## v59
Design sa_top, start of the top module:
module sa_top (
    input  logic          clk_i,
    input  logic          rst_ni,
    input  logic          s_valid_i,
    input  logic          s_last_i,
    input  logic          m_ready_i,
    output logic          s_ready_o,
    output logic          m_valid_o,
    output logic          m_last_o,
    input  logic [ 15:0]  sx_data_i,
    input  logic [ 63:0]  sk_data_i,
    output logic [ 63:0]  m_data_o
);
clock: 3.83 ns
lec_check: 0
cap_margin: 20
cell_pad_in_sites_global_placement: 0
core_aspect_ratio: 1.14
core_margin: 2
core_utilization: 72
cts_cluster_diameter: 51
cts_cluster_size: 52
max_routing_layer: met5
place_density: 0.36
setup_slack_margin: 1.12
slew_margin: 20
run.sh (not shown) runs the stock make flow with config.mk's settings and CLKGATE_MAP_FILE=.
What the final checks of v59 revealed, after a flow that finished every stage, was a layout that fails on negative setup slack.
diff inputs: v59 => v28
Settings: swapping 0 for 1 in CELL_PAD_IN_SITES_GLOBAL_PLACEMENT; clearing CTS_CLUSTER_DIAMETER, which used to be 51; swapping 0.36 for 0.56 in PLACE_DENSITY; clearing SETUP_SLACK_MARGIN, which used to be 1.12; swapping 72 for 61 in CORE_UTILIZATION.
==> comparison <==
In v59 the implementation ran to completion but is not tape-out ready, as the final checks report negative setup slack.
In v28 the implementation completed, yet the final layout does not meet the checks, the culprit being negative setup slack.
After detailed routing, v59 needs more wire than v28.
Comparing v59 and v28, the lower die area was measured on v59.
Compared with v59, v28 shows a lower worst slack at placement.
NOTE: global-route usage in v28 falls short of that of v59
v28 -> v59: final-report max-slew violation count flat
[compare] base=v59 new=v28: total power draw climbed 4.1%, number of inserted diodes dropped 1.
Reported for v59 and v28, non-clock inverter instance count of the final layout turned out identical to the last digit.
The global-route wire length before repair of v28 was superior to that of v59.
For v47, these inputs were changed with respect to v28:
Settings: swapping 0.56 for 0.66 in PLACE_DENSITY; swapping 61 for 72 in CORE_UTILIZATION; swapping 1 for 0 in CELL_PAD_IN_SITES_GLOBAL_PLACEMENT.
Notes after the runs:
The run showing the greater cell area is v28.
v47 vs. v28: maximum frequency went up by 0.0015 GHz.
Completing all stages was not enough for v28: its layout failed the final checks because of negative setup slack.
What the final checks of v47 revealed, after a flow that finished every stage, was a layout that fails on negative setup slack.
Comparing v47 and v28, die span in y is lower on v47.
NOTE final cell count v28->v47 decreased by a few percent
Number of global-route vias before repair, v47 and v28: lower on v28
Combined area of the multi-input logic cells delta (v28 -> v47): insignificant
Routed wire length on v47 is ahead of v28.
Compared with v28, v47 shows a number of fillers in the final layout that is 5645 lower.
Between v47 and v28, the worst vdd rail ir drop is lower for v28.
The higher hold slack of v47 and v28 is in v47.
### v47 -> v32
Settings: CORE_ASPECT_RATIO: 1.14 -> unset; MAX_ROUTING_LAYER: met5 -> unset; CTS_CLUSTER_SIZE: 52 -> 95; CELL_PAD_IN_SITES_GLOBAL_PLACEMENT: 0 -> unset; PLACE_DENSITY: 0.66 -> 0.6; CORE_UTILIZATION: 72 -> 62; the clock period (ns, I/O delays scaled along): 3.83 -> 3.81.
Findings:
Power: v32 draws more than v47. v32: area share of buffers outside the clock network lower than v47. Of v32 and v47, v32 shows the higher clock-cell share of area, with v47 below it. Max number of optimization iterations in the first detailed-route pass across v32 and v47: v47. Relative area change from synthesis to final layout: v32 > v47. Summary of v32 over v47: remaining global-route overflow was more or less identical; amount of wire on met2 after detailed routing went down by 9000 µm. FAIL for each of v32 and v47. The flow completed for v32, but it is not clean: the layout still shows negative setup slack. For the wire length, v32 came in about 3.3% lower than v47 did. Diff v47 -> v32: number of endpoints failing setup at the final stage went down, source-to-sink clock delay at the later pin of the worst-skew pair did not really move.

---

sa_top again, from the RTL that the note above started with.
clock: 5.8 ns
lec_check: 0
abc_area: 1
cap_margin: 15
cell_pad_in_sites_global_placement: 1
core_aspect_ratio: 0.75
core_margin: 2
core_utilization: 19
cts_cluster_diameter: 87
gpl_routability_driven: 0
min_routing_layer: met1
place_density: 0.6
setup_slack_margin: 1.1
slew_margin: 35
The first run finished clean.
Rerun with:
Settings changed: ABC_AREA 1 to not set, CAP_MARGIN 15 to 20, CELL_PAD_IN_SITES_GLOBAL_PLACEMENT 1 to not set, CORE_ASPECT_RATIO 0.75 to not set, CORE_UTILIZATION 19 to 66, CTS_CLUSTER_DIAMETER 87 to not set, GPL_ROUTABILITY_DRIVEN 0 to not set, MIN_ROUTING_LAYER met1 to not set, SETUP_SLACK_MARGIN 1.1 to 0.42, SLEW_MARGIN 35 to 20.
Clock period 5.8 ns to 3.49 ns, I/O delays scaled along.
The changed run produced a layout that fails on setup timing.
Routed wire length decreases by about a fifth.
Die area is lower by well over a third.
Via count decreases by a few percent.
Total power increases by well over a third.
Hold slack degrades by 0.19 ns.
Final area decreases slightly.
Clock skew goes down by 0.021 ns.
Synthesized cell count came out lower by about a fifth.
Count of clock-buffer cells in the layout climbs by 11.
Rerun with:
Settings changed: CORE_UTILIZATION 66 to 72, CTS_CLUSTER_DIAMETER set to 27, CTS_CLUSTER_SIZE set to 41, PLACE_DENSITY 0.6 to not set, SETUP_SLACK_MARGIN 0.42 to 0.59.
Clock period 3.49 ns to 3.56 ns, I/O delays scaled along.
=> The new run produced a layout that fails on setup timing. Synthesized area is unchanged. Cell count is higher slightly. Power is higher by well over a third. Global-route usage is higher by 6.5 points. Sequential share of layout area is lower by 1.5 points. Wire length is higher by about a fifth.
Rerun with:
Settings changed: ABC_AREA set to 1, CTS_CLUSTER_DIAMETER 27 to 356, CTS_CLUSTER_SIZE 41 to not set, PLACE_DENSITY set to 0.6, SETUP_SLACK_MARGIN 0.59 to -0.17.
Clock period 3.56 ns to 3.43 ns, I/O delays scaled along.
What happened: The new run completed, yet does not pass: setup timing. Utilization is lower by 9.1 points. Count of clock-buffer cells in the layout is lower by 283. Via count is higher by about 1.5%. Power is lower by about 26%. Final cell count is higher by about 14%. Routed wire length is lower by about 10%. Combinational power is higher by 14%.
No activity file was given, so power comes from the tool's default toggle rates.
